==> flow/design.v <==
module pow_5_pipe
(
    input             clock,
    input      [17:0] n,
    output reg [17:0] n_pow_5
);
    reg [17:0] n_1, n_2, n_3;
    reg [17:0] n_pow_2, n_pow_3, n_pow_4;
    always @(posedge clock)
    begin
        n_1 <= n;
        n_2 <= n_1;
        n_3 <= n_2;
        n_pow_2 <= n * n;
        n_pow_3 <= n_pow_2 * n_1;
        n_pow_4 <= n_pow_3 * n_2;
        n_pow_5 <= n_pow_4 * n_3;
    end
endmodule
==> flow/run.sh <==
#!/bin/bash
# the make line also repeats each setting of config.mk as NAME=value (left out here)
make -C /OpenROAD-flow-scripts/flow DESIGN_CONFIG=/design/flow/config.mk WORK_HOME=/design/flow/orfs CLKGATE_MAP_FILE= finish
==> flow/config.mk <==
export PLATFORM = sky130hd
export DESIGN_NAME = pow_5_pipe
export DESIGN_NICKNAME = pow_5_pipe
export VERILOG_FILES = /design/flow/design.v
export SDC_FILE = /design/flow/constraint.sdc
export NUM_CORES = 4
export LEC_CHECK = 0
export ABC_AREA = 0
export CAP_MARGIN = 40
export CORE_MARGIN = 2
export CORE_UTILIZATION = 71
export CTS_CLUSTER_DIAMETER = 31
export CTS_CLUSTER_SIZE = 41
export HOLD_SLACK_MARGIN = 0.29
export MAX_ROUTING_LAYER = met4
export PLACE_DENSITY = 0.62
export SETUP_SLACK_MARGIN = 0.19
export SLEW_MARGIN = 20
export TNS_END_PERCENT = 5
==> flow/constraint.sdc <==
create_clock -name core_clock -period 3.09 [get_ports {clock}]
set_input_delay 0.6180 -clock core_clock [delete_from_list [all_inputs] [get_ports {clock}]]
set_output_delay 0.6180 -clock core_clock [all_outputs]
set_load 0.01 [all_outputs]
==> results of run 1 <==
## stage by stage
step	hold WS [ps]	setup slack, ps
4_1_cts	387	-1900
6_report	389	-1930
5_1_grt	383	-2060
3_5_place_dp	388	-2760
3_3_place_gp	385	-2610
2_1_floorplan	324	-1940
## layer usage
metal | global-route usage | routed length (um)
met1 | 0.428 | 20400
met2 | 0.700 | 30200
met3 | 0.0562 | 3530
met4 | 0.228 | 4290
met5 | - | 0
## timing repair
| item | in CTS | in global routing |
|---|---|---|
| gates resized | 199 | 105 |
| pin swaps | 49 | 49 |
| setup endpoints to repair | 53 | 52 |
| gates cloned | 1 | 0 |
| buffers inserted | 8 | 14 |
| endpoints found under the hold margin | 0 | 0 |
## cell type report
type,instances,area (um2)
clock buffers,17,425
well taps,390,488
fillers,1463,3470
repair buffers,378,3070
flip-flops and latches,122,2570
multi-input cells,1516,16900
clock inverters,15,189
inverters,623,2340
==> results.txt, run 1 <==
This memo summarizes the results of the implementation run.

Clocking
The cts-stage hold buffer count is 0. TritonCTS built the clock tree. Clock tree synthesis selected as its root buffer the cell sky130_fd_sc_hd__clkbuf_16. The deepest clock path buffer count is 2.

For reference, the clock transition at the flip-flops on the worst setup and hold paths is around 70 ps. The CTS sink count is about 120. The H-tree was split into 4 levels. TritonCTS created 17 clock buffers. The clock network latency to the later pin of the worst-skew pair is 440 ps.

Hold path
The type of the most critical hold path is in -> reg. The end point of the worst hold path is n_1[8]. The start point of the worst hold path is n[8]. The number of cells on the worst hold path is listed as 1.

STA
The final worst clock skew is 14.0 ps. For reference, the final report shows the hold violation count at 0. The setup TNS is -66,560 ps. The highest attainable clock frequency is 199 MHz.

The smallest clock period supported by the final layout is computed as 5020 ps. The last timing report of the flow puts the setup violation total at ~52. The final worst-path cycle share is 1.62. Setup repair after global routing could not meet its margin everywhere. In the post-route analysis, the smallest setup slack over all paths is -1930 ps. The count of pins over their slew limit is 0.

Global routing
The global-route total usage across every layer is 0.397. The overflow left after global routing is 0. The first-pass GRT wire length is 91.9 mm. The number of global-route vias before repair came to ~19,000.

The initial antenna violation count came to 0. Entering global routing, the biggest net connects 17 pins.

Logic synthesis
In this run, the synthesized area fraction spent on and/or/nand/nor cells is recorded as 0.146. Of the total synthesized cell area, the portion taken by full adders, half adders and majority gates is 0.519. Of the post-synthesis cell area, the dominant cell type holds 0.390. The yosys cell count is between 2,000 and 2,500. By instance count, the leading cell after synthesis is sky130_fd_sc_hd__inv_1. The top flip-flop cell by instance count after synthesis is sky130_fd_sc_hd__dfxtp_1. The area fraction in mux cells is 0.000473.

The largest total area in the synthesized netlist belongs to sky130_fd_sc_hd__fa_1. The cell area that synthesis handed to floorplanning was approximately 21,000 um2. The yosys synthesis warning count is 1.

In this run, synthesis inferred 0 flip-flops with an integrated enable. The yosys-reported design area after synthesis is roughly 21,000 um2. The cell count after synthesis came out at 2,316. The dominant kind of combinational cell is adder cells.

The sequential-to-total area share from yosys stat is 0.115. Synthesis inferred 122 register bits. In this run, distinct cell masters in the synthesized netlist total 41.

The cell-mix breakdown from Yosys lists the XOR/XNOR area share as 0.0646. Sorting the synthesized cells by how often they occur yields sky130_fd_sc_hd__inv_1, sky130_fd_sc_hd__fa_1, sky130_fd_sc_hd__nand2_1, sky130_fd_sc_hd__and2_1, sky130_fd_sc_hd__ha_1. In this run, the synthesized area fraction spent on AND-OR/OR-AND gates is recorded as 0.0318. The main area contributors are sky130_fd_sc_hd__fa_1, sky130_fd_sc_hd__ha_1, sky130_fd_sc_hd__dfxtp_1.

A synthesized cell averages approximately 9.1 um2. Yosys reported that registers with async set or reset make up 0.

Worst setup path
The critical path start-end classification is reg -> reg. Broken down by cell family, the worst path's largest delay share belongs to adder cells. The element type at the critical path start is a flip-flop.

The longest incremental delay of any stage on the critical path is reported as 550 ps. The worst register-to-register path ends at n_pow_3[15]. Traced cell by cell, the critical path runs through buf_6 -> buf_4 -> and2_4 -> fa_1 -> inv_1 -> fa_1 -> inv_1 -> ha_1 -> fa_1 -> fa_1 -> inv_1 -> fa_1 -> inv_1 -> ha_1 -> a21o_1 -> a21oi_4 -> o21bai_1 -> a41oi_2 -> buf_4 -> xnor2_2. STA reports a reg2reg setup slack of -1930 ps. At the worst endpoint, the arrival time is 5370 ps.

The critical path launch point is n_1[7]. The critical path endpoint has a required time of 3450 ps. The worst register-to-register path depth is 20.

The worst reg2reg path startpoint is n_1[7]. The critical path buffer and inverter count is 7. The total number of cells along the worst setup path is 20.

The top fanout value on the critical path is 5. The most used cell along the critical path is sky130_fd_sc_hd__fa_1. Among all stages on the critical path, the largest delay is contributed by sky130_fd_sc_hd__fa_1. The kind of end point of the critical path is a flip-flop.

According to the timing report, the critical path is captured at n_pow_3[15].

Placed design
The placed cell area is 24,300 um2. The HPWL after detailed placement is 44.6 mm. The routability-driven placement congestion ratio is 0.984.

The quantity of I/O buffers inserted on ports is 36. The instance count after placement with tap cells included is 3,006.

Final layout
The finished design was reported to have a net count of 3,307. Once layout is complete, the utilization of the core stands at 0.882. The growth of design area from synthesis to finish is 23.0%. The finished layout holds around 3,100 standard cells, fillers aside. The final cell area excluding filler cells is 26,000 um2.

Detailed routing
Once detail routing completed, the nets flagged for antenna violations numbered 0. The vias after detailed routing is around 17,000. In this run, the number of DRC markers left after iteration 0 of detailed routing was 1,053. The count of antenna diodes in the layout is 0. The mean routed wirelength per cell is about 19 um. The per-cell via count in the routed design is roughly 5.5. The routed wire length is 58.5 mm. The pre-antenna-repair detailed-routing pass consisted of 7 iterations. The DRC violations left is 0.

Floorplanning
The full die area is 31,200 um2. The die extent in y is 177 um. The total area inside the core boundary comes to around 29,000 um2.

The initialized floorplan defines 63 standard-cell rows. 37 I/O pins were placed. The width of the die is 177 um. For this configuration, the core starts out at a cell density of 0.717.

Status
Failing layout checks were recorded as negative setup slack. The run finished, with violations left.

Job
Per the run summary, max-cap violations total 0. The number of warnings reported in the stage logs is 33.
==> run 2: changes to the inputs <==
ABC_AREA = 1   (was 0)
CAP_MARGIN = 20   (was 40)
CORE_UTILIZATION = 72   (was 71)
CTS_CLUSTER_DIAMETER = 303   (was 31)
CTS_CLUSTER_SIZE = 98   (was 41)
HOLD_SLACK_MARGIN = default   (was 0.29)
MAX_ROUTING_LAYER = default   (was met4)
PLACE_DENSITY = default   (was 0.62)
SETUP_SLACK_MARGIN = default   (was 0.19)
TNS_END_PERCENT = default   (was 5)
clock period = 4.55 ns   (was 3.09 ns; I/O delays follow)
==> run 2 against run 1 <==
  * The flow now stops in global routing
  * Synthesized cell count grew 29%
  * Die area up 5.6%
  * Synthesized area increased by 7.2%
==> results.txt, run 2 <==
The following summarizes the physical implementation.

Global routing
Across every metal layer, demand over resource in global routing totals 0.698. The overflow left after global routing is 101.

Logic synthesis
The dominant kind of combinational cell is adder cells (unchanged). Ranking of synthesized cells by area: sky130_fd_sc_hd__fa_1, sky130_fd_sc_hd__inv_1, sky130_fd_sc_hd__nand2_1 (was sky130_fd_sc_hd__fa_1, sky130_fd_sc_hd__ha_1, sky130_fd_sc_hd__dfxtp_1). The post-synthesis share of cell area spent on and, or, nand and nor gates is 0.162 (was 0.146). The synthesis-stage register bit count came to 122 (unchanged). The share of async-settable or async-resettable flops after synthesis came to 0 (unchanged). The number of flops mapped to enable cells by yosys is 0 (unchanged). The instance tally after logic synthesis is 2,978 (was 2,316). The area fraction in mux cells is 0 (was 0.000473). The cell with the most instances after synthesis was sky130_fd_sc_hd__inv_1 (unchanged). The sequential-to-total area share from yosys stat is 0.108 (was 0.115). The post-synthesis area per instance is 7.62 um2 (was 9.13 um2). The yosys cell count came to 2,978 (was 2,316). The post-synthesis xor/xnor area fraction is 0.0367 (was 0.0646).

The share of the synthesized area in the top cell type is 0.364 (was 0.390). The distinct cell type count after synthesis came to 38 (was 41). The yosys-reported design area after synthesis is 22,700 um2 (was 21,100 um2). Most frequent cells after synthesis: sky130_fd_sc_hd__inv_1, sky130_fd_sc_hd__nand2_1, sky130_fd_sc_hd__fa_1, sky130_fd_sc_hd__ha_1, sky130_fd_sc_hd__dfxtp_1 (was sky130_fd_sc_hd__inv_1, sky130_fd_sc_hd__fa_1, sky130_fd_sc_hd__nand2_1, sky130_fd_sc_hd__and2_1, sky130_fd_sc_hd__ha_1). The largest area contributor in the synthesized netlist is sky130_fd_sc_hd__fa_1 (unchanged). The area share of and-or/or-and cells after synthesis came to 0.0230 (was 0.0318). The yosys synthesis warning count is 1 (unchanged). The area fraction in full adders, half adders and majority gates came to 0.484 (was 0.519). The cell area after technology mapping was 22,700 um2 (was 21,100 um2). The top flip-flop cell by instance count after synthesis is sky130_fd_sc_hd__dfxtp_1 (unchanged).

Floorplanning
The standard cell core area is 30,800 um2 (was 29,500 um2). The top-level I/O count is 37 (unchanged). The die extent in y is 181 um (was 177 um).

The full die area is 32,900 um2 (was 31,200 um2). The fraction of the core area occupied by cells at floorplan is 0.736 (was 0.717). The row count is 64 (was 63).

The width of the die was 181 um (was 177 um).

Status
The flow halted during global routing. Run status: aborted with a tool error (was complete, but fails checks). The tool reported: "[ERROR GRT-0232] Routing congestion too high. Check the congestion heatmap in the GUI".

Clocking
The CTS sink count came to 122 (unchanged). The deepest clock path buffer count is 2 (unchanged). The cts-stage hold buffer count came to 0 (unchanged). The number of levels in the clock H-tree is 4 (unchanged).

The cell at the root of the clock tree was sky130_fd_sc_hd__clkbuf_16 (unchanged). The number of buffers added by the clock tree synthesis step is 17 (unchanged).

Placed design
The placed cell area was 25,900 um2 (was 24,300 um2). The minimum setup slack after placement came to -1380 ps (was -2760 ps). The routability-driven placement congestion ratio came to 0.918 (was 0.984). The quantity of I/O buffers inserted on ports is 36 (unchanged). The HPWL after detailed placement came to 46.2 mm (was 44.6 mm).
## run 2: stage by stage
step / std cells / utilization
2_1_floorplan: 2986 / -
3_3_place_gp: 3631 / 0.839
3_5_place_dp: 3631 / 0.839
4_1_cts: 3722 / 0.915
## run 2: repair_timing
item                                    in CTS
endpoints found under the setup margin      31
pin swaps                                  169
gates cloned                                 3
setup buffers                               59
resized                                    453
## run 2: per-layer routing
| layer | GRT overflow | track usage |
|---|---|---|
| met5 | 0 | 0.0741 |
| met2 | 61 | 0.936 |
| met1 | 1 | 0.687 |
| met4 | 37 | 0.745 |
| met3 | 2 | 0.456 |
==> run 3: changes to the inputs <==
ABC_AREA = default   (was 1)
CORE_UTILIZATION = 66   (was 72)
CTS_CLUSTER_DIAMETER = default   (was 303)
CTS_CLUSTER_SIZE = 20   (was 98)
GPL_ROUTABILITY_DRIVEN = 0   (was default)
HOLD_SLACK_MARGIN = 0.11   (was default)
PLACE_DENSITY_LB_ADDON = 0.3   (was default)
SETUP_SLACK_MARGIN = 0.71   (was default)
SLEW_MARGIN = 35   (was 20)
clock period = 3.78 ns   (was 4.55 ns; I/O delays follow)
==> run 3 against run 2 <==
  * The layout now fails its checks (negative setup slack)
  * Die area increased by 1.7%
  * Synthesized cell count shrank 22%
  * Synthesized area decreased by 6.7%
==> results.txt, run 3 <==
This memo summarizes the results of the implementation run.

Detailed routing
For this block, the routed nets add up to 87.9 mm of wire. The vias after detailed routing is 20,200. Dividing the detail-routed wire length by the instance count gives 27.9 um. The number of design-rule violations left by the first detailed-router iteration is 2,715.

The remaining antenna violation count after routing is 0. The number of detailed-routing iterations run before antenna repair is 8. The per-cell via count in the routed design is 6.41. The DRC violations left is 0.

Logic synthesis
The dominant kind of combinational cell is adder cells (unchanged). The area share of and-or/or-and cells after synthesis is 0.0318 (was 0.0230). The post-synthesis area per instance is 9.13 um2 (was 7.62 um2). The share of async-settable or async-resettable flops after synthesis is 0 (unchanged). The cell area after technology mapping came to 21,100 um2 (was 22,700 um2).

The number of flops mapped to enable cells by yosys is 0 (unchanged). The distinct cell type count after synthesis is 41 (was 38). The largest area contributor in the synthesized netlist is sky130_fd_sc_hd__fa_1 (unchanged). The share of the synthesized area in the top cell type is 0.390 (was 0.364). The yosys-reported design area after synthesis is 21,100 um2 (was 22,700 um2). The instance tally after logic synthesis is 2,316 (was 2,978). The yosys cell count is 2,316 (was 2,978). The area fraction in mux cells came to 0.000473 (was 0).

The sequential-to-total area share from yosys stat came to 0.115 (was 0.108). The cell with the most instances after synthesis is sky130_fd_sc_hd__inv_1 (unchanged). Most frequent cells after synthesis: sky130_fd_sc_hd__inv_1, sky130_fd_sc_hd__fa_1, sky130_fd_sc_hd__nand2_1, sky130_fd_sc_hd__and2_1, sky130_fd_sc_hd__ha_1 (was sky130_fd_sc_hd__inv_1, sky130_fd_sc_hd__nand2_1, sky130_fd_sc_hd__fa_1, sky130_fd_sc_hd__ha_1, sky130_fd_sc_hd__dfxtp_1). The yosys synthesis warning count is 1 (unchanged). The synthesis-stage register bit count is 122 (unchanged). The top flip-flop cell by instance count after synthesis is sky130_fd_sc_hd__dfxtp_1 (unchanged). The post-synthesis share of cell area spent on and, or, nand and nor gates is 0.146 (was 0.162).

The post-synthesis xor/xnor area fraction is 0.0646 (was 0.0367). The area fraction in full adders, half adders and majority gates is 0.519 (was 0.484). Ranking of synthesized cells by area: sky130_fd_sc_hd__fa_1, sky130_fd_sc_hd__ha_1, sky130_fd_sc_hd__dfxtp_1 (was sky130_fd_sc_hd__fa_1, sky130_fd_sc_hd__inv_1, sky130_fd_sc_hd__nand2_1).

Floorplanning
The top-level I/O count came to 37 (unchanged). The width of the die is 183 um (was 181 um). The full die area was 33,500 um2 (was 32,900 um2). The die extent in y came to 183 um (was 181 um). The row count is 65 (was 64). The standard cell core area is 31,600 um2 (was 30,800 um2). The fraction of the core area occupied by cells at floorplan is 0.670 (was 0.736).

STA
For the final routed database, the setup TNS stands at -45,690 ps. The final worst clock skew is 21.2 ps. The critical path in the final layout is reported with a setup slack of -1940 ps. The final setup violation count is about 47. The final period demand of the worst path is 5720 ps.

On the final layout, the worst hold slack is 375 ps. The final hold violation count recorded for this run is 0. The count of pins over their slew limit is 0. The transition time recorded at the tightest slew-check pin is 741 ps. Headroom to the max-slew limit came out at 0.504.

Post-route period utilization is reported as 1.51. Setup repair after global routing could not meet its margin everywhere. The highest attainable clock frequency is 175 MHz.

Worst setup path
The capturing element of the worst setup path is n_pow_3[17]. According to the timing report, the data required time at the worst endpoint equals 4150 ps. The kind of end point of the critical path is a flip-flop.

The element type at the critical path start is a flip-flop. Per the timing report, the most critical flop-to-flop path finishes at n_pow_3[17]. Counting buffers and inverters, the worst setup path is 15 cells deep.

The slowest stage of the critical path is the sky130_fd_sc_hd__dfxtp_1 cell. The critical path buffer and inverter count is 2. Traced cell by cell, the critical path runs through buf_4 -> nand2_1 -> fa_1 -> fa_1 -> inv_1 -> fa_1 -> fa_1 -> fa_1 -> ha_4 -> a21o_1 -> a21oi_4 -> o21bai_1 -> a41oi_2 -> o21ai_1 -> xnor2_2. The flop-to-flop setup slack is -1940 ps. The worst reg2reg path startpoint is n_pow_2[12]. Broken down by cell family, the worst path's largest delay share belongs to adder cells.

The top fanout value on the critical path is 4. The arrival time of the worst setup path is between 6000 and 7000 ps. The delay of the slowest cell on the worst path is 730 ps. The critical path is of the reg -> reg type. STA shows the worst reg2reg path with a cell count of 15. The most numerous cell type found on the critical path is sky130_fd_sc_hd__fa_1. The launch point of the critical path was reported as n_pow_2[12].

Global routing
The first-pass GRT wire length is ~110 mm. The initial antenna violation count is 7. The number of global-route vias before repair is 21,600. The global-route total usage across every layer is 0.434. Entering global routing, the biggest net connects 17 pins. Summed over all layers, the global routing overflow is 0.

Hold path
The start point of the worst hold path is n_2[17]. In the hold report, the worst path ends at n_3[17]. The most critical min-delay path falls under reg -> reg. Hold analysis shows the worst path with a depth of 0.

Final layout
The growth of design area from synthesis to finish is 32.4%. After the last flow step, the layout net total stands at 3,374. After routing the design area is 28,000 um2.

Clocking
The cell at the root of the clock tree is sky130_fd_sc_hd__clkbuf_16 (unchanged). The skew report gives the latency at the later pin of the worst-skew pair as between 400 and 500 ps. The number of levels in the clock H-tree was 4 (unchanged).

On the reported timing paths, the clock transition at the registers reads 70 ps. The CTS sink count came to 122 (unchanged). The deepest clock path buffer count came to 2 (unchanged). The cts-stage hold buffer count came to 0 (unchanged). The number of buffers added by the clock tree synthesis step was 17 (unchanged). TritonCTS built the clock tree.

Status
The violated checks flagged are negative setup slack. Run status: complete, but fails checks (was aborted with a tool error).

Placed design
The HPWL after detailed placement is 44.9 mm (was 46.2 mm). The placed cell area was 24,800 um2 (was 25,900 um2). The minimum setup slack after placement is -2230 ps (was -1380 ps). The quantity of I/O buffers inserted on ports is 36 (unchanged).

Job
The count of maximum capacitance violations is 0. The tool warning count is 32.
[run 3: metrics by stage]
step	util	cells
floorplan	-	2324
global placement	0.787	3000
detailed placement	0.787	3000
CTS	0.858	3113
global route	0.887	3140
finish	0.888	3146
[run 3: cell type report]
| type | instances | area [um2] |
|---|---|---|
| clock buffer | 19 | 453 |
| tap | 402 | 503 |
| timing repair buffer | 445 | 4020 |
| multi-input combinational | 1516 | 17900 |
| antenna | 6 | 15.0 |
| sequential | 122 | 2610 |
| inverter | 623 | 2340 |
| fill | 1181 | 3550 |
| clock inverter | 13 | 191 |
[run 3: per-layer routing]
metal,global-route usage,part of all wire,vias to the layer above,routed length (um)
li1,-,-,7472,-
met1,0.410,0.28,9505,24400
met2,0.768,0.45,2071,39800
met3,0.101,0.12,1126,10900
met4,0.414,0.14,0,12700
met5,0,0,-,0
[run 3: repair_timing]
action	4_1_cts	5_1_grt
setup buffers	78	27
gates cloned	3	0
resized	370	198
endpoints found under the setup margin	53	52
pin swaps	164	163
==> run 4: changes to the inputs <==
ABC_AREA = 1   (was default)
CORE_UTILIZATION = 72   (was 66)
CTS_CLUSTER_DIAMETER = 378   (was default)
CTS_CLUSTER_SIZE = 97   (was 20)
GPL_ROUTABILITY_DRIVEN = default   (was 0)
HOLD_SLACK_MARGIN = default   (was 0.11)
PLACE_DENSITY_LB_ADDON = default   (was 0.3)
SETUP_SLACK_MARGIN = default   (was 0.71)
SLEW_MARGIN = 20   (was 35)
clock period = 3.34 ns   (was 3.78 ns; I/O delays follow)
==> run 4 against run 3 <==
  * The flow now stops in global routing
  * Die area down 1.7%
  * Synthesized cell count up 29%
  * Synthesized area up 7.2%
==> results.txt, run 4 <==
The following summarizes the physical implementation.

Logic synthesis
The largest area contributor in the synthesized netlist is sky130_fd_sc_hd__fa_1 (unchanged). The area fraction in full adders, half adders and majority gates is 0.484 (was 0.519). Most frequent cells after synthesis: sky130_fd_sc_hd__inv_1, sky130_fd_sc_hd__nand2_1, sky130_fd_sc_hd__fa_1, sky130_fd_sc_hd__ha_1, sky130_fd_sc_hd__dfxtp_1 (was sky130_fd_sc_hd__inv_1, sky130_fd_sc_hd__fa_1, sky130_fd_sc_hd__nand2_1, sky130_fd_sc_hd__and2_1, sky130_fd_sc_hd__ha_1). The share of the synthesized area in the top cell type came to 0.364 (was 0.390). The dominant kind of combinational cell is adder cells (unchanged). The instance tally after logic synthesis was 2,978 (was 2,316). The area fraction in mux cells is 0 (was 0.000473). Ranking of synthesized cells by area: sky130_fd_sc_hd__fa_1, sky130_fd_sc_hd__inv_1, sky130_fd_sc_hd__nand2_1 (was sky130_fd_sc_hd__fa_1, sky130_fd_sc_hd__ha_1, sky130_fd_sc_hd__dfxtp_1).

The synthesis-stage register bit count is 122 (unchanged). The post-synthesis share of cell area spent on and, or, nand and nor gates is 0.162 (was 0.146). The top flip-flop cell by instance count after synthesis is sky130_fd_sc_hd__dfxtp_1 (unchanged). The cell with the most instances after synthesis is sky130_fd_sc_hd__inv_1 (unchanged).

The post-synthesis xor/xnor area fraction is 0.0367 (was 0.0646). The cell area after technology mapping is 22,700 um2 (was 21,100 um2). The yosys-reported design area after synthesis is 22,700 um2 (was 21,100 um2). The post-synthesis area per instance is 7.62 um2 (was 9.13 um2). The share of async-settable or async-resettable flops after synthesis is 0 (unchanged). The distinct cell type count after synthesis is 38 (was 41). The area share of and-or/or-and cells after synthesis was 0.0230 (was 0.0318).

The yosys cell count is 2,978 (was 2,316). The sequential-to-total area share from yosys stat is 0.108 (was 0.115). The number of flops mapped to enable cells by yosys is 0 (unchanged).

The yosys synthesis warning count is 1 (unchanged).

Status
The first error in the log reads "[ERROR GRT-0116] Global routing finished with congestion. Check the congestion regions in the DRC Viewer". Run status: aborted with a tool error (was complete, but fails checks). The failing step is global routing.

Floorplanning
The row count came to 64 (was 65). The die extent in y is 181 um (was 183 um). The fraction of the core area occupied by cells at floorplan was 0.736 (was 0.670). The top-level I/O count came to 37 (unchanged). The width of the die is 181 um (was 183 um). The standard cell core area was 30,800 um2 (was 31,600 um2). The full die area is 32,900 um2 (was 33,500 um2).

Placed design
The minimum setup slack after placement is -2360 ps (was -2230 ps). The placed cell area is 26,800 um2 (was 24,800 um2). The quantity of I/O buffers inserted on ports is 36 (unchanged). Routability-driven placement finished with a final weighted congestion of 0.945. The HPWL after detailed placement was 54.5 mm (was 44.9 mm).

Clocking
The cell at the root of the clock tree is sky130_fd_sc_hd__clkbuf_16 (unchanged). The number of levels in the clock H-tree is 4 (unchanged). The number of buffers added by the clock tree synthesis step is 17 (unchanged). The CTS sink count is 122 (unchanged).

The cts-stage hold buffer count is 0 (unchanged). The deepest clock path buffer count was 2 (unchanged).

Global routing
Total global-route track usage over all layers is 0.781. The overflow left after global routing is 202.
## run 4: metrics by stage
step,TNS (ps),utilization,hold WS [ps],std cells
4_1_cts,-52840,0.961,356,3770
3_5_place_dp,-68860,0.868,344,3659
3_3_place_gp,-62750,0.868,337,3659
2_1_floorplan,-37750,-,326,2986
## run 4: what timing repair did
action	4_1_cts
setup endpoints to repair	52
pin swaps	236
buffers inserted	85
resized	547
## run 4: metal layers
layer  GRT usage  GRT overflow
met1       0.740             0
met5       0.201             0
met3       0.644             1
met4       0.847            97
met2       0.963           104
==> run 5: changes to the inputs <==
CTS_CLUSTER_DIAMETER = 374   (was 378)
CTS_CLUSTER_SIZE = 98   (was 97)
PLACE_DENSITY = 0.39   (was default)
TNS_END_PERCENT = 10   (was default)
clock period = 3.46 ns   (was 3.34 ns; I/O delays follow)
==> run 5 against run 4 <==
  * Now fails the layout checks on negative setup slack
  * Die area unchanged
  * Synthesized cell count unchanged
  * Synthesized area unchanged
==> results.txt, run 5 <==
This memo summarizes the results of the implementation run.

Logic synthesis
The area fraction in full adders, half adders and majority gates is 0.484 (unchanged). Ranking of synthesized cells by area: sky130_fd_sc_hd__fa_1, sky130_fd_sc_hd__inv_1, sky130_fd_sc_hd__nand2_1 (unchanged). The dominant kind of combinational cell is adder cells (unchanged). The yosys synthesis warning count is 1 (unchanged).

The synthesis-stage register bit count came to 122 (unchanged). The distinct cell type count after synthesis is 38 (unchanged). The instance tally after logic synthesis is 2,978 (unchanged).

The cell with the most instances after synthesis is sky130_fd_sc_hd__inv_1 (unchanged). The sequential-to-total area share from yosys stat is 0.108 (unchanged). The area share of and-or/or-and cells after synthesis was 0.0230 (unchanged). The cell area after technology mapping is 22,700 um2 (unchanged). The share of the synthesized area in the top cell type was 0.364 (unchanged). The yosys-reported design area after synthesis was 22,700 um2 (unchanged).

The area fraction in mux cells is 0 (unchanged). The post-synthesis xor/xnor area fraction is 0.0367 (unchanged). The largest area contributor in the synthesized netlist is sky130_fd_sc_hd__fa_1 (unchanged).

The top flip-flop cell by instance count after synthesis is sky130_fd_sc_hd__dfxtp_1 (unchanged). The yosys cell count was 2,978 (unchanged). Most frequent cells after synthesis: sky130_fd_sc_hd__inv_1, sky130_fd_sc_hd__nand2_1, sky130_fd_sc_hd__fa_1, sky130_fd_sc_hd__ha_1, sky130_fd_sc_hd__dfxtp_1 (unchanged). The post-synthesis share of cell area spent on and, or, nand and nor gates was 0.162 (unchanged). The share of async-settable or async-resettable flops after synthesis came to 0 (unchanged). The number of flops mapped to enable cells by yosys is 0 (unchanged). The post-synthesis area per instance was 7.62 um2 (unchanged).

Global routing
The global routing report lists combined usage of all routing layers as 0.430. The initial antenna violation count is 2. The number of global-route vias before repair is 23,100. The first global-routing pass estimated 111 mm of wire. The overflow left after global routing is 0. The maximum number of pins on one net before global-route repair is 17.

Placed design
The routability-driven placement congestion ratio is 0.914 (was 0.945). The quantity of I/O buffers inserted on ports is 36 (unchanged). The HPWL after detailed placement is 46.3 mm (was 54.5 mm). The placed cell area is 25,800 um2 (was 26,800 um2).

Worst setup path
The most used cell along the critical path is sky130_fd_sc_hd__inv_1. In this run the worst setup path terminates at n_pow_4[15]. The total number of cells along the worst setup path is 21. The delay of the slowest cell on the worst path is 500 ps.

The signal on the critical path passes through buf_4 -> buf_4 -> nand2_1 -> inv_1 -> fa_1 -> inv_1 -> fa_1 -> inv_1 -> fa_1 -> ha_1 -> inv_1 -> fa_1 -> inv_1 -> ha_4 -> nand2_1 -> nor2_4 -> nor2_2 -> o21a_1 -> o21ai_2 -> a21oi_1 -> xnor2_1. The setup path with the least slack is of type reg -> reg. The capturing point of the worst reg2reg path is n_pow_4[15]. STA lists the maximum fanout along the critical path as 10. The critical path buffer and inverter count is 7.

Per the STA report, the cell with the highest stage delay on the worst path is sky130_fd_sc_hd__fa_1. The worst setup path is launched from a flip-flop. According to the timing report, the critical path is launched from n_2[1].

Per STA, the worst path accumulates the most delay in the family adder cells. The data arrival time reported for the critical path is 5700 ps. The number of cells traversed by the worst register-to-register path is 21. The flop-to-flop setup slack is -1900 ps. The worst setup path is captured at a flip-flop. The data required time reported for the critical path is 3800 ps.

The launch point of the worst register-to-register path is recorded as n_2[1].

Detailed routing
The detail route stage leaves a number of antenna-violating nets equal to 0. The per-cell via count in the routed design is 5.92. The number of detailed-routing iterations run before antenna repair is 11. For this sky-water flow run, the detailed-routed wirelength per cell is reported as around 22 um. The vias after detailed routing is roughly 22,000. Per the detail_route report, DRC violations left total 0. The detailed router finished its first iteration with 2,737 violations.

The routed wire length is between 80 and 90 mm.

Clocking
TritonCTS built the clock tree. The cell at the root of the clock tree is sky130_fd_sc_hd__clkbuf_16 (unchanged). The CTS sink count is 122 (unchanged). For the worst-skew pair, the clock arrives at the later sink with an insertion delay of 470 ps. The deepest clock path buffer count is 2 (unchanged). The cts-stage hold buffer count is 0 (unchanged). The clock transition at the registers of the reported paths is 70 ps. The number of levels in the clock H-tree came to 4 (unchanged). The number of buffers added by the clock tree synthesis step was 17 (unchanged).

Hold path
The end point of the worst hold path is n_2[17]. The start point of the worst hold path is n_1[17]. The type of the most critical hold path is reg -> reg. The worst hold path passes through 0 cells.

Floorplanning
The row count was 64 (unchanged). The width of the die is 181 um (unchanged). The top-level I/O count was 37 (unchanged). The fraction of the core area occupied by cells at floorplan is 0.736 (unchanged). The full die area is 32,900 um2 (unchanged). The standard cell core area is 30,800 um2 (unchanged). The die extent in y is 181 um (unchanged).

STA
Per the timing report, the achievable frequency comes out to 186 MHz. The final worst-path cycle share is 1.55. The final hold violation count recorded for this run is 0.

After layout, the worst setup slack is -1900 ps. Across the routed clock network, the largest skew measured is 12.8 ps. On the final layout, the worst hold slack is approximately 350 ps. The measured slew at the worst slew-check pin is 533 ps. Checking max transition, the worst relative margin is 0.644.

Setup repair after global routing could not meet its margin everywhere. Per the finish-stage timing summary, setup violations number 50. The count of pins over their slew limit is 0.

The routed design could run at a clock period as short as 5360 ps.

Final layout
At the end of the flow, the number of nets in the layout was about 4,000. The filler cells instantiated in the layout total 1,180. Compared with the post-synthesis result, the final layout area differs by 24.5%. Summing all non-filler instances in the final layout gives an area of roughly 28,000 um2.

Job
The number of warnings reported in the stage logs is 34. The report counts max-capacitance violations totalling 0.

Status
Run status: complete, but fails checks (was aborted with a tool error). Failing layout checks were recorded as negative setup slack.
## run 5: cell type report
| class | count | area, um2 | share of cell area |
|---|---|---|---|
| Multi-Input combinational cell | 1759 | 17300 | 0.613 |
| Inverter | 1007 | 3780 | 0.134 |
| Timing Repair Buffer | 405 | 3470 | 0.123 |
| Sequential cell | 122 | 2610 | 0.0925 |
| Tap cell | 396 | 495 | 0.0175 |
| Clock buffer | 17 | 425 | 0.0151 |
| Clock inverter | 15 | 153 | 0.00541 |
| Antenna cell | 1 | 2.50 | 0.0000886 |
## run 5: layer usage
layer,vias to the layer above,routed length [um],global-route usage
met3,877,10400,0.0985
met5,-,192,0
met4,8,8600,0.264
met2,1968,37700,0.763
met1,10200,24600,0.468
li1,8957,-,-
## run 5: timing repair
action,CTS,global route
endpoints found under the hold margin,0,0
setup buffers,23,14
setup endpoints to repair,50,49
gates cloned,3,0
pin swaps,100,87
resized,339,159
## run 5: stage by stage
stage | setup TNS [ps] | worst slack [ps] | instances | util
floorplan | -42530 | -1530 | 2986 | -
global placement | -60700 | -2200 | 3650 | 0.836
detailed placement | -64810 | -2280 | 3650 | 0.836
CTS | -45380 | -1450 | 3707 | 0.892
global route | -60930 | -1920 | 3722 | 0.916
finish | -57530 | -1900 | 3722 | 0.916
==> run 6: changes to the inputs <==
ABC_AREA = default   (was 1)
CORE_ASPECT_RATIO = 1.13   (was default)
CORE_UTILIZATION = 40   (was 72)
CTS_CLUSTER_DIAMETER = default   (was 374)
CTS_CLUSTER_SIZE = default   (was 98)
MAX_ROUTING_LAYER = met4   (was default)
PLACE_DENSITY = default   (was 0.39)
SETUP_SLACK_MARGIN = 1.39   (was default)
TNS_END_PERCENT = 65   (was 10)
clock period = 11.2 ns   (was 3.46 ns; I/O delays follow)
==> run 6 against run 5 <==
  * Now clean on timing, DRC and antenna
  * Critical path depth fell by 3
  * Synthesized cell count fell by 22%
  * Final cell count decreased by 19%
  * Die area grew 66%
  * Global-route usage shrank 24 points
  * Clock skew down 0.85 ps
  * Via count shrank 35%
  * Critical path type is now in -> reg
==> results.txt, run 6 <==
This memo summarizes the results of the implementation run.

Status
Run status: complete, no violations (was complete, but fails checks).

Worst setup path
The critical path buffer and inverter count was 5 (was 7). The worst-path cell with the longest stage delay is sky130_fd_sc_hd__clkdlybuf4s50_1 (was sky130_fd_sc_hd__fa_1). The most used cell along the critical path was sky130_fd_sc_hd__fa_1 (was sky130_fd_sc_hd__inv_1).

The cell family contributing the most delay on the critical path is adder cells (unchanged). The critical path launch point is n[3] (was n_2[1]). The worst path required time is 11,580 ps (was 3800 ps). The element type at the critical path start is a primary input (was flip-flop). The worst reg2reg path startpoint is n_3[3] (was n_2[1]). The capturing element of the worst setup path is n_pow_2[16] (was n_pow_4[15]). The top fanout value on the critical path was 15 (was 10). The total number of cells along the worst setup path is 18 (was 21). The critical path start-end classification is in -> reg (was reg -> reg).

The capturing point of the worst reg2reg path was n_pow_5[17] (was n_pow_4[15]). Cell-by-cell trace of the critical path: clkdlybuf4s50_1 -> and2_1 -> inv_1 -> fa_1 -> fa_1 -> inv_1 -> fa_1 -> fa_1 -> fa_1 -> inv_1 -> fa_1 -> inv_1 -> ha_1 -> or3_1 -> o21ai_0 -> a21oi_1 -> a41oi_1 -> a21boi_1 (was buf_4 -> buf_4 -> nand2_1 -> inv_1 -> fa_1 -> inv_1 -> fa_1 -> inv_1 -> fa_1 -> ha_1 -> inv_1 -> fa_1 -> inv_1 -> ha_4 -> nand2_1 -> nor2_4 -> nor2_2 -> o21a_1 -> o21ai_2 -> a21oi_1 -> xnor2_1). The kind of end point of the critical path is a flip-flop (unchanged). The delay of the slowest cell on the worst path is 850 ps (was 500 ps). The arrival time of the worst setup path is 7770 ps (was 5700 ps). The number of cells traversed by the worst register-to-register path is 18 (was 21). The flop-to-flop setup slack came to 5760 ps (was -1900 ps).

Clocking
The clock network latency to the later pin of the worst-skew pair is 450 ps (was 470 ps). The clock tree from TritonCTS is done (unchanged). The number of levels in the clock H-tree is 4 (unchanged).

The cts-stage hold buffer count is 0 (unchanged). The deepest clock path buffer count is 2 (unchanged). The CTS sink count is 122 (unchanged). The cell at the root of the clock tree is sky130_fd_sc_hd__clkbuf_16 (unchanged). The clock transition at the registers of the reported paths is 60 ps (was 70 ps). The post-CTS setup buffer count is 0 (was 23).

The number of buffers added by the clock tree synthesis step is 17 (unchanged). The number of cells upsized or downsized after cts came to 0 (was 339).

Global routing
The overflow left after global routing is 0 (unchanged). The initial antenna violation count is 0 (was 2). The number of global-route vias before repair is 16,500 (was 23,100). The global-route total usage across every layer was 0.191 (was 0.430). The maximum number of pins on one net before global-route repair is 35 (was 17). The first-pass GRT wire length is 80.2 mm (was 111 mm).

Detailed routing
The mean routed wirelength per cell is 15.3 um (was 21.9 um). The number of design-rule violations left by the first detailed-router iteration is 434 (was 2,737). The count of antenna diodes in the layout is 0 (was 1). The number of detailed-routing iterations run before antenna repair is 4 (was 11).

The DRC violations left was 0 (unchanged). The per-cell via count in the routed design is 4.74 (was 5.92). The remaining antenna violation count after routing was 0 (unchanged). The vias after detailed routing was 14,300 (was 22,000).

The routed wire length was 46.1 mm (was 81.4 mm).

Logic synthesis
The dominant kind of combinational cell was adder cells (unchanged). Ranking of synthesized cells by area: sky130_fd_sc_hd__fa_1, sky130_fd_sc_hd__ha_1, sky130_fd_sc_hd__dfxtp_1 (was sky130_fd_sc_hd__fa_1, sky130_fd_sc_hd__inv_1, sky130_fd_sc_hd__nand2_1). The post-synthesis share of cell area spent on and, or, nand and nor gates came to 0.146 (was 0.162). The share of async-settable or async-resettable flops after synthesis is 0 (unchanged).

The share of the synthesized area in the top cell type is 0.390 (was 0.364). The top flip-flop cell by instance count after synthesis is sky130_fd_sc_hd__dfxtp_1 (unchanged). The largest area contributor in the synthesized netlist was sky130_fd_sc_hd__fa_1 (unchanged). Most frequent cells after synthesis: sky130_fd_sc_hd__inv_1, sky130_fd_sc_hd__fa_1, sky130_fd_sc_hd__nand2_1, sky130_fd_sc_hd__and2_1, sky130_fd_sc_hd__ha_1 (was sky130_fd_sc_hd__inv_1, sky130_fd_sc_hd__nand2_1, sky130_fd_sc_hd__fa_1, sky130_fd_sc_hd__ha_1, sky130_fd_sc_hd__dfxtp_1). The cell with the most instances after synthesis was sky130_fd_sc_hd__inv_1 (unchanged).

The yosys cell count is 2,316 (was 2,978). The area share of and-or/or-and cells after synthesis was 0.0318 (was 0.0230). The instance tally after logic synthesis is 2,316 (was 2,978). The synthesis-stage register bit count is 122 (unchanged). The post-synthesis xor/xnor area fraction is 0.0646 (was 0.0367). The yosys-reported design area after synthesis was 21,100 um2 (was 22,700 um2). The sequential-to-total area share from yosys stat came to 0.115 (was 0.108).

The cell area after technology mapping is 21,100 um2 (was 22,700 um2). The area fraction in mux cells came to 0.000473 (was 0).

The number of flops mapped to enable cells by yosys is 0 (unchanged). The distinct cell type count after synthesis is 41 (was 38). The area fraction in full adders, half adders and majority gates is 0.519 (was 0.484). The yosys synthesis warning count was 1 (unchanged). The post-synthesis area per instance is 9.13 um2 (was 7.62 um2).

Floorplanning
The width of the die was 220 um (was 181 um). The row count is 89 (was 64). The fraction of the core area occupied by cells at floorplan was 0.405 (was 0.736). The full die area is 54,700 um2 (was 32,900 um2).

The standard cell core area is 52,200 um2 (was 30,800 um2). The top-level I/O count is 37 (unchanged). The die extent in y is 248 um (was 181 um).

STA
The count of pins over their slew limit is 0 (unchanged). The final setup violation count is 0 (was 50). The worst max-slew margin expressed relative to the limit is 0.375 (was 0.644). The final worst-path cycle share came to 0.659 (was 1.55). The final hold violation count is 0 (unchanged). For the finished layout, the period the worst path requires is 7390 ps.

The highest attainable clock frequency is ~140 MHz. The setup TNS was 0 ps (was -57,530 ps). The final worst clock skew was 12.0 ps (was 12.8 ps). The measured slew at the worst slew-check pin is 937 ps (was 533 ps).

Unrepaired setup endpoints after global routing: false (was true).

Placed design
The quantity of I/O buffers inserted on ports is 36 (unchanged). The HPWL after detailed placement is 37.3 mm (was 46.3 mm). The routability-driven placement congestion ratio was 0.832 (was 0.914).

Hold path
The end point of the worst hold path is n_2[16] (was n_2[17]). The start point of the worst hold path was n_1[16] (was n_1[17]). The number of stages on the worst hold path is 0 (unchanged).

The type of the most critical hold path is reg -> reg (unchanged).

Final layout
The net total in the final layout is 2,968 (was 3,961). The growth of design area from synthesis to finish came to 7.69% (was 24.5%). The end-of-flow core utilization was 0.436 (was 0.916). The count of filler cells inserted in the layout came to 5,120 (was 1,180).

Job
The count of maximum capacitance violations came to 0 (unchanged). The tool warning count is 28 (was 34).
-- run 6: cell type report --
class / instances / area (um2) / area share
multi-input combinational: 1516 / 16200 / 0.709
sequential: 122 / 2440 / 0.107
inverter: 623 / 2340 / 0.103
tap: 682 / 853 / 0.0375
clock buffer: 17 / 425 / 0.0187
timing repair buffer: 39 / 383 / 0.0168
clock inverter: 15 / 175 / 0.00769
-- run 6: routing by layer --
metal | share of wire | GRT usage | vias to the layer above
met5 | 0 | - | -
met4 | 0.031 | 0.0715 | 0
met3 | 0.034 | 0.0250 | 101
met2 | 0.54 | 0.342 | 258
met1 | 0.40 | 0.213 | 7284
li1 | - | - | 6654
-- run 6: metrics by stage --
| step | setup WS, ps | std cells | hold WS [ps] | area (um2) |
|---|---|---|---|---|
| after floorplan | 4290 | 2324 | 324 | 21200 |
| after global placement | 3490 | 2982 | 354 | 22200 |
| after detailed placement | 3360 | 2982 | 363 | 22200 |
| after CTS | 3840 | 3014 | 372 | 22800 |
| after global routing | 3560 | 3014 | 384 | 22800 |
| final | 3810 | 3014 | 363 | 22800 |
==> run 7: changes to the inputs <==
ABC_AREA = 1   (was default)
CORE_ASPECT_RATIO = default   (was 1.13)
CORE_UTILIZATION = 72   (was 40)
SETUP_SLACK_MARGIN = default   (was 1.39)
TNS_END_PERCENT = default   (was 65)
clock period = 3.97 ns   (was 11.2 ns; I/O delays follow)
==> run 7 against run 6 <==
  * The run now fails in global routing
  * Synthesized cell count rose by 29%
  * Synthesized area rose by 7.2%
  * Die area down 40%
==> results.txt, run 7 <==
The following summarizes the physical implementation.

Status
Run status: aborted with a tool error (was complete, no violations). According to the logs, the last stage reached was global routing. The tool reported: "[ERROR GRT-0232] Routing congestion too high. Check the congestion heatmap in the GUI".

Placed design
The quantity of I/O buffers inserted on ports is 36 (unchanged). The HPWL after detailed placement came to 47.4 mm (was 37.3 mm). The placed cell area is 26,500 um2 (was 22,200 um2). The routability-driven placement congestion ratio came to 0.928 (was 0.832).

Logic synthesis
The area fraction in full adders, half adders and majority gates is 0.484 (was 0.519). The synthesis-stage register bit count is 122 (unchanged). The post-synthesis xor/xnor area fraction is 0.0367 (was 0.0646). The instance tally after logic synthesis is 2,978 (was 2,316). The number of flops mapped to enable cells by yosys is 0 (unchanged). The distinct cell type count after synthesis is 38 (was 41). Ranking of synthesized cells by area: sky130_fd_sc_hd__fa_1, sky130_fd_sc_hd__inv_1, sky130_fd_sc_hd__nand2_1 (was sky130_fd_sc_hd__fa_1, sky130_fd_sc_hd__ha_1, sky130_fd_sc_hd__dfxtp_1). The largest area contributor in the synthesized netlist is sky130_fd_sc_hd__fa_1 (unchanged). The dominant kind of combinational cell is adder cells (unchanged). The yosys cell count is 2,978 (was 2,316). The yosys-reported design area after synthesis was 22,700 um2 (was 21,100 um2). The area fraction in mux cells is 0 (was 0.000473).

The sequential-to-total area share from yosys stat is 0.108 (was 0.115). The share of async-settable or async-resettable flops after synthesis is 0 (unchanged). The cell with the most instances after synthesis is sky130_fd_sc_hd__inv_1 (unchanged). The post-synthesis share of cell area spent on and, or, nand and nor gates was 0.162 (was 0.146).

The area share of and-or/or-and cells after synthesis was 0.0230 (was 0.0318). The top flip-flop cell by instance count after synthesis is sky130_fd_sc_hd__dfxtp_1 (unchanged). The cell area after technology mapping is 22,700 um2 (was 21,100 um2). The share of the synthesized area in the top cell type is 0.364 (was 0.390). The yosys synthesis warning count is 1 (unchanged). Most frequent cells after synthesis: sky130_fd_sc_hd__inv_1, sky130_fd_sc_hd__nand2_1, sky130_fd_sc_hd__fa_1, sky130_fd_sc_hd__ha_1, sky130_fd_sc_hd__dfxtp_1 (was sky130_fd_sc_hd__inv_1, sky130_fd_sc_hd__fa_1, sky130_fd_sc_hd__nand2_1, sky130_fd_sc_hd__and2_1, sky130_fd_sc_hd__ha_1). The post-synthesis area per instance is 7.62 um2 (was 9.13 um2).

Floorplanning
The top-level I/O count was 37 (unchanged). The width of the die came to 181 um (was 220 um). The fraction of the core area occupied by cells at floorplan was 0.736 (was 0.405).

The standard cell core area is 30,800 um2 (was 52,200 um2). The row count is 64 (was 89). The full die area is 32,900 um2 (was 54,700 um2). The die extent in y is 181 um (was 248 um).

Clocking
The number of levels in the clock H-tree is 4 (unchanged). The cell at the root of the clock tree is sky130_fd_sc_hd__clkbuf_16 (unchanged). The number of buffers added by the clock tree synthesis step is 17 (unchanged).

The CTS sink count is 122 (unchanged). The deepest clock path buffer count is 2 (unchanged).

Global routing
For this run, the total global-route usage over all layers was measured as 1.04. Recorded from the global router log, the overflow total was 3,526.
run 7: per-layer routing:
layer  overflow  global-route usage
met5          -                   -
met4        503                1.11
met3         31               0.701
met2       2943                1.44
met1         49               0.890
run 7: through the flow:
step	instances	setup slack [ps]
2_1_floorplan	2986	-1130
3_3_place_gp	3656	-1760
3_5_place_dp	3656	-1860
4_1_cts	3760	-1020
run 7: repair_timing:
item / 4_1_cts
pin swaps: 223
endpoints found under the setup margin: 47
hold buffers: 0
gates resized: 484
cloned: 0
setup buffers: 73
==> run 8: changes to the inputs <==
ABC_AREA = default   (was 1)
MAX_ROUTING_LAYER = default   (was met4)
PLACE_DENSITY_LB_ADDON = 0.02   (was default)
SETUP_SLACK_MARGIN = 0.74   (was default)
clock period = 5.23 ns   (was 3.97 ns; I/O delays follow)
==> run 8 against run 7 <==
  * Now fails the layout checks on negative setup slack
  * Synthesized cell count is 22% lower
  * Synthesized area fell by 6.7%
  * Die area decreased by 6.6%
==> results.txt, run 8 <==
This memo summarizes the results of the implementation run.

Status
Run status: complete, but fails checks (was aborted with a tool error). The checks that failed were negative setup slack.

Job
The count of maximum capacitance violations is 0. OpenROAD emitted warnings numbering 32.

Worst setup path
The capturing element of the worst setup path is n_pow_2[16]. Per the OpenROAD timing report, the critical path contains 19 cells. Among the stages of the critical path, the cell type that occurs most often is sky130_fd_sc_hd__fa_1. The worst-path cell with the longest stage delay is sky130_fd_sc_hd__fa_2. The worst register-to-register path depth is 18. The element type at the critical path start is a primary input. The delay of the slowest cell on the worst path is 530 ps. STA puts the critical path data required time at approximately 5600 ps.

The top fanout value on the critical path is 7. Along the critical path, the tally of buffer and inverter instances is 5. The arrival time of the worst setup path is 5690 ps. The worst setup path is of the in -> reg kind.

The most critical setup path has its startpoint at n[9]. For the worst reg-to-reg path, the startpoint reported by OpenROAD is n_pow_2[3]. Setup slack on the worst reg-to-reg path comes out at 40 ps. In this run the critical register-to-register path is captured at n_pow_3[17].

The cell family contributing the most delay on the critical path is adder cells. Traced cell by cell, the critical path runs through buf_6 -> and2_4 -> fa_1 -> inv_1 -> fa_2 -> fa_1 -> fa_1 -> inv_1 -> fa_1 -> inv_1 -> fa_1 -> inv_2 -> ha_4 -> or3_4 -> o21ai_2 -> nor2_1 -> a21oi_1 -> a41oi_1 -> a21boi_2. STA classifies the critical path endpoint as a flip-flop.

Detailed routing
The per-cell via count in the routed design is 5.95. The number of detailed-routing iterations run before antenna repair is 5. The mean routed wirelength per cell is 22.9 um. The DRC violation total left in the routed layout is recorded as 0.

The remaining antenna violation count after routing is 0. The final layout contains routed wiring with a total length of 67.5 mm. The detailed router placed 17,500 vias in this run. Once iteration 0 of detailed routing completed, the report listed 1,434 DRC markers.

Logic synthesis
The cell with the most instances after synthesis is sky130_fd_sc_hd__inv_1 (unchanged). The post-synthesis area per instance came to 9.13 um2 (was 7.62 um2). The share of async-settable or async-resettable flops after synthesis was 0 (unchanged). The sequential-to-total area share from yosys stat came to 0.115 (was 0.108). The cell area after technology mapping is 21,100 um2 (was 22,700 um2). The post-synthesis share of cell area spent on and, or, nand and nor gates is 0.146 (was 0.162). The distinct cell type count after synthesis is 41 (was 38). The largest area contributor in the synthesized netlist is sky130_fd_sc_hd__fa_1 (unchanged). The area fraction in mux cells is 0.000473 (was 0).

The yosys cell count is 2,316 (was 2,978). Most frequent cells after synthesis: sky130_fd_sc_hd__inv_1, sky130_fd_sc_hd__fa_1, sky130_fd_sc_hd__nand2_1, sky130_fd_sc_hd__and2_1, sky130_fd_sc_hd__ha_1 (was sky130_fd_sc_hd__inv_1, sky130_fd_sc_hd__nand2_1, sky130_fd_sc_hd__fa_1, sky130_fd_sc_hd__ha_1, sky130_fd_sc_hd__dfxtp_1). The area share of and-or/or-and cells after synthesis is 0.0318 (was 0.0230).

The top flip-flop cell by instance count after synthesis is sky130_fd_sc_hd__dfxtp_1 (unchanged). The area fraction in full adders, half adders and majority gates was 0.519 (was 0.484). The dominant kind of combinational cell is adder cells (unchanged). Ranking of synthesized cells by area: sky130_fd_sc_hd__fa_1, sky130_fd_sc_hd__ha_1, sky130_fd_sc_hd__dfxtp_1 (was sky130_fd_sc_hd__fa_1, sky130_fd_sc_hd__inv_1, sky130_fd_sc_hd__nand2_1). The post-synthesis xor/xnor area fraction is 0.0646 (was 0.0367).

The share of the synthesized area in the top cell type is 0.390 (was 0.364). The yosys synthesis warning count came to 1 (unchanged). The synthesis-stage register bit count came to 122 (unchanged). The number of flops mapped to enable cells by yosys was 0 (unchanged). The instance tally after logic synthesis is 2,316 (was 2,978). The yosys-reported design area after synthesis came to 21,100 um2 (was 22,700 um2).

STA
For the pin with the worst max-slew slack, the measured transition is 646 ps. The final period demand of the worst path is 5360 ps. The final timing report lists a max-slew violation count of 0. The flow reports an fmax of between 150 and 200 MHz. Setup repair after global routing could not meet its margin everywhere. In the final report, the number of hold violations comes to 0.

The critical path in the final layout is reported with a setup slack of -133 ps. In the finished design, the share of the clock period the worst path needs comes to 1.03. The final timing report counts setup violations totalling 3. The worst max-slew margin expressed relative to the limit is 0.567.

The final worst clock skew is 11.8 ps.

Clocking
The CTS sink count came to 122 (unchanged). The cts-stage hold buffer count is 0 (unchanged). As reported, the later end of the worst-skew pair has a clock insertion delay of between 400 and 500 ps.

On the reported timing paths, the clock transition at the registers reads 70 ps. The number of buffers added by the clock tree synthesis step was 17 (unchanged). The cell at the root of the clock tree was sky130_fd_sc_hd__clkbuf_16 (unchanged).

TritonCTS built the clock tree. The deepest clock path buffer count was 2 (unchanged). The number of levels in the clock H-tree is 4 (unchanged).

Hold path
STA shows the worst min-delay path finishing at n_2[17]. The type of the most critical hold path is reg -> reg. The start point of the worst hold path is n_1[17].

The number of stages on the worst hold path is 0.

Final layout
The count of filler cells inserted in the layout is 1,152. The flow measured a signed area growth from synthesis to layout of 23.6%. The final layout contains ~3,200 nets. Excluding fillers, the count of instances in the completed layout stands at 2,944.

Floorplanning
The row count is 62 (was 64). The standard cell core area is 28,800 um2 (was 30,800 um2). The full die area was 30,800 um2 (was 32,900 um2). The die extent in y is 175 um (was 181 um). The top-level I/O count is 37 (unchanged).

The fraction of the core area occupied by cells at floorplan is 0.735 (was 0.736). The width of the die was 175 um (was 181 um).

Global routing
The initial antenna violation count is 2. The maximum number of pins on one net before global-route repair is 35. The global-route total usage across every layer is 0.413. The overflow left after global routing is 0.

The number of global-route vias before repair is 19,200. The first-pass GRT wire length is 96.9 mm.

Placed design
The quantity of I/O buffers inserted on ports is 36 (unchanged). The instance count after placement with tap cells included is 2,810 (was 3,656). The routability-driven placement congestion ratio is 0.896 (was 0.928). The HPWL after detailed placement is 42.3 mm (was 47.4 mm).
-- run 8: metrics by stage --
stage	hold slack, ps	setup TNS (ps)	area, um2	utilization	setup WS, ps
floorplan	324	-422	21800	-	-224
global placement	336	-5210	23200	0.805	-924
detailed placement	340	-5820	23200	0.805	-994
CTS	353	-50.6	25400	0.882	-50.6
global route	361	-497	26100	0.908	-256
finish	358	-181	26100	0.908	-133
-- run 8: routing by layer --
| metal | up-vias | track usage | part of all wire |
|---|---|---|---|
| met1 | 8582 | 0.454 | 0.31 |
| met5 | - | 0 | 0.00016 |
| li1 | 7112 | - | - |
| met4 | 2 | 0.265 | 0.10 |
| met2 | 1222 | 0.734 | 0.49 |
| met3 | 592 | 0.0790 | 0.095 |
-- run 8: cell type report --
class | count | area [um2] | area share
multi-input combinational | 1516 | 17700 | 0.677
clock buffer | 18 | 439 | 0.0168
sequential | 122 | 2640 | 0.101
antenna | 2 | 5.00 | 0.000191
clock inverter | 14 | 144 | 0.00550
tap | 384 | 480 | 0.0184
inverter | 623 | 2340 | 0.0895
timing repair buffer | 265 | 2410 | 0.0921
-- run 8: timing repair --
action                                  CTS  global route
endpoints found under the hold margin     0             0
pin swaps                               183           107
endpoints found under the setup margin   34            33
buffers inserted                         78            22
resized                                 367           148
==> run 9: changes to the inputs <==
ABC_AREA = 1   (was default)
CAP_MARGIN = 40   (was 20)
CORE_UTILIZATION = 71   (was 72)
CTS_CLUSTER_SIZE = 41   (was default)
MAX_ROUTING_LAYER = met4   (was default)
PLACE_DENSITY = 0.62   (was default)
PLACE_DENSITY_LB_ADDON = default   (was 0.02)
SETUP_SLACK_MARGIN = -0.21   (was 0.74)
TNS_END_PERCENT = 5   (was default)
clock period = 3.84 ns   (was 5.23 ns; I/O delays follow)
==> run 9 against run 8 <==
  * Still fails the layout checks on negative setup slack
  * Non-clock buffer count is 125 higher
  * Utilization down 3.2 points
  * Cell area increased by 5.5%
  * Critical path depth fell by 1
  * Worst setup slack got worse by 1000 ps
  * Sequential share of layout area decreased by 0.78 points
  * Sequential cell count unchanged
  * Global-route usage shrank 3.1 points
  * Clock skew up 4.2 ps
  * Wire length fell by 11%
  * Critical endpoint is now n_pow_5[17]
==> results.txt, run 9 <==
This memo summarizes the results of the implementation run.

Worst setup path
The capturing element of the worst setup path is n_pow_5[17] (was n_pow_2[16]). The critical path launch point is n_3[3] (was n[9]). The kind of end point of the critical path is a flip-flop (unchanged). The most used cell along the critical path is sky130_fd_sc_hd__fa_1 (unchanged). The critical path start-end classification is reg -> reg (was in -> reg). The critical path buffer and inverter count is 5 (unchanged). Cell-by-cell trace of the critical path: nand2_1 -> fa_1 -> fa_1 -> inv_1 -> fa_1 -> fa_1 -> fa_1 -> inv_1 -> fa_1 -> inv_1 -> ha_1 -> nand4_1 -> inv_1 -> buf_4 -> nand2_1 -> o2111ai_4 -> nand3b_1 -> nand2_2 (was buf_6 -> and2_4 -> fa_1 -> inv_1 -> fa_2 -> fa_1 -> fa_1 -> inv_1 -> fa_1 -> inv_1 -> fa_1 -> inv_2 -> ha_4 -> or3_4 -> o21ai_2 -> nor2_1 -> a21oi_1 -> a41oi_1 -> a21boi_2).

The element type at the critical path start was a flip-flop (was primary input). The top fanout value on the critical path came to 8 (was 7). The cell family contributing the most delay on the critical path is adder cells (unchanged). The number of cells traversed by the worst register-to-register path is 18 (unchanged).

The capturing point of the worst reg2reg path is n_pow_5[17] (was n_pow_3[17]). The total number of cells along the worst setup path is 18 (was 19). The worst reg2reg path startpoint is n_3[3] (was n_pow_2[3]). The worst path required time is 4220 ps (was 5560 ps). The delay of the slowest cell on the worst path was 570 ps (was 530 ps). The worst-path cell with the longest stage delay was sky130_fd_sc_hd__fa_1 (was sky130_fd_sc_hd__fa_2). The arrival time of the worst setup path is 5390 ps (was 5690 ps). The flop-to-flop setup slack is -1170 ps (was 40 ps).

Logic synthesis
Ranking of synthesized cells by area: sky130_fd_sc_hd__fa_1, sky130_fd_sc_hd__inv_1, sky130_fd_sc_hd__nand2_1 (was sky130_fd_sc_hd__fa_1, sky130_fd_sc_hd__ha_1, sky130_fd_sc_hd__dfxtp_1). The area share of and-or/or-and cells after synthesis is 0.0230 (was 0.0318). The post-synthesis share of cell area spent on and, or, nand and nor gates is 0.162 (was 0.146). The yosys synthesis warning count is 1 (unchanged).

The number of flops mapped to enable cells by yosys came to 0 (unchanged). The top flip-flop cell by instance count after synthesis is sky130_fd_sc_hd__dfxtp_1 (unchanged). The share of the synthesized area in the top cell type is 0.364 (was 0.390). The sequential-to-total area share from yosys stat is 0.108 (was 0.115). The dominant kind of combinational cell is adder cells (unchanged). The yosys cell count is 2,978 (was 2,316).

The synthesis-stage register bit count came to 122 (unchanged). The instance tally after logic synthesis is 2,978 (was 2,316). The largest area contributor in the synthesized netlist is sky130_fd_sc_hd__fa_1 (unchanged).

The yosys-reported design area after synthesis was 22,700 um2 (was 21,100 um2). Most frequent cells after synthesis: sky130_fd_sc_hd__inv_1, sky130_fd_sc_hd__nand2_1, sky130_fd_sc_hd__fa_1, sky130_fd_sc_hd__ha_1, sky130_fd_sc_hd__dfxtp_1 (was sky130_fd_sc_hd__inv_1, sky130_fd_sc_hd__fa_1, sky130_fd_sc_hd__nand2_1, sky130_fd_sc_hd__and2_1, sky130_fd_sc_hd__ha_1). The area fraction in full adders, half adders and majority gates is 0.484 (was 0.519). The post-synthesis area per instance was 7.62 um2 (was 9.13 um2).

The share of async-settable or async-resettable flops after synthesis was 0 (unchanged). The cell with the most instances after synthesis is sky130_fd_sc_hd__inv_1 (unchanged). The cell area after technology mapping is 22,700 um2 (was 21,100 um2). The distinct cell type count after synthesis is 38 (was 41).

The post-synthesis xor/xnor area fraction is 0.0367 (was 0.0646). The area fraction in mux cells is 0 (was 0.000473).

Detailed routing
The mean routed wirelength per cell is 16.2 um (was 22.9 um). The routed wire length is 60.3 mm (was 67.5 mm). The DRC violations left is 0 (unchanged). The number of detailed-routing iterations run before antenna repair came to 6 (was 5). The per-cell via count in the routed design is 5.27 (was 5.95).

The vias after detailed routing came to 19,600 (was 17,500). The remaining antenna violation count after routing came to 0 (unchanged). The number of design-rule violations left by the first detailed-router iteration is 1,422 (was 1,434). The count of antenna diodes in the layout came to 0 (was 2).

Floorplanning
The top-level I/O count was 37 (unchanged). The row count is 65 (was 62). The die extent in y came to 183 um (was 175 um). The fraction of the core area occupied by cells at floorplan was 0.721 (was 0.735). The standard cell core area came to 31,500 um2 (was 28,800 um2). The full die area is 33,400 um2 (was 30,800 um2).

The width of the die is 183 um (was 175 um).

Clocking
The CTS sink count is 122 (unchanged). The clock tree from TritonCTS is done (unchanged). The number of buffers added by the clock tree synthesis step is 17 (unchanged). The clock transition at the registers of the reported paths was 60 ps (was 70 ps). The deepest clock path buffer count was 2 (unchanged). The cell at the root of the clock tree is sky130_fd_sc_hd__clkbuf_16 (unchanged). The clock network latency to the later pin of the worst-skew pair is 460 ps (was 450 ps). The number of levels in the clock H-tree is 4 (unchanged).

Global routing
The met2 track demand over resource was 0.665 (was 0.734). The first-pass GRT wire length is 97.7 mm (was 96.9 mm). The overflow left after global routing is 0 (unchanged). The maximum number of pins on one net before global-route repair came to 18 (was 35). The global-route total usage across every layer is 0.383 (was 0.413).

The met1 capacity usage during global routing is 0.430 (was 0.454). The met3 layer usage reported by global route was 0.0591 (was 0.0790). The most crowded layer after global routing is met2 (unchanged). The initial antenna violation count came to 0 (was 2). The number of global-route vias before repair is 21,200 (was 19,200).

STA
The final setup violation count was 46 (was 3). The count of pins over their slew limit was 0 (unchanged). The final hold violation count is 0 (unchanged). The final worst-path cycle share is 1.30 (was 1.03). The final setup slack of the worst path is -1170 ps (was -133 ps). The final worst clock skew is 16.0 ps (was 11.8 ps).

Derived from the worst setup path, the maximum achievable clock frequency is 200 MHz. The routed design could run at a clock period as short as 5010 ps. Unrepaired setup endpoints after global routing: true (unchanged).

Job
The count of maximum capacitance violations is 0 (unchanged). The tool warning count was 33 (was 32).

Placed design
The quantity of I/O buffers inserted on ports is 36 (unchanged). The minimum setup slack after placement was -2020 ps (was -994 ps). The routability-driven placement congestion ratio came to 0.910 (was 0.896). The HPWL after detailed placement is 45.5 mm (was 42.3 mm). The instance count after placement with tap cells included came to 3,668 (was 2,810). The placed cell area came to 25,900 um2 (was 23,200 um2).

Final layout
The net total in the final layout came to 3,946 (was 3,194). The count of filler cells inserted in the layout is 1,686 (was 1,152). The final cell area excluding filler cells is 27,600 um2 (was 26,100 um2). The number of cells in the finished layout apart from fillers came to 3,712 (was 2,944).

The growth of design area from synthesis to finish is 21.6% (was 23.6%).

Hold path
The number of stages on the worst hold path came to 0 (unchanged). The start point of the worst hold path is n_1[17] (unchanged). The type of the most critical hold path is reg -> reg (unchanged). The end point of the worst hold path is n_2[17] (unchanged).

Status
Checks that blocked a clean result: negative setup slack (unchanged). Run status: complete, but fails checks (unchanged).
[run 9: final cells by class]
cell class              instances  area [um2]  area share
inverters                    1007        3780       0.137
repair buffers                390        3210       0.117
clock inverters                14         164     0.00594
multi-input cells            1759       16900       0.613
well taps                     402         503      0.0182
flip-flops and latches        122        2570      0.0931
clock buffers                  18         439      0.0159
[run 9: stage by stage]
step                      hold slack [ps]  TNS, ps  utilization
after floorplan                       326   -28160            -
after global placement                349   -45090        0.822
after detailed placement              342   -47980        0.822
after CTS                             356   -29340        0.864
after global routing                  363   -39180        0.876
final                                 355   -31730        0.876
[run 9: metal layers]
| metal | vias up | routed length (um) |
|---|---|---|
| li1 | 8906 | - |
| met1 | 9511 | 22200 |
| met2 | 852 | 30800 |
| met3 | 305 | 3950 |
| met4 | 0 | 3320 |
| met5 | - | 0 |
[run 9: what timing repair did]
action | in CTS | in global routing
pin swaps | 89 | 41
setup buffers | 13 | 1
gates resized | 265 | 90
endpoints found under the setup margin | 44 | 45
hold buffers | 0 | 0
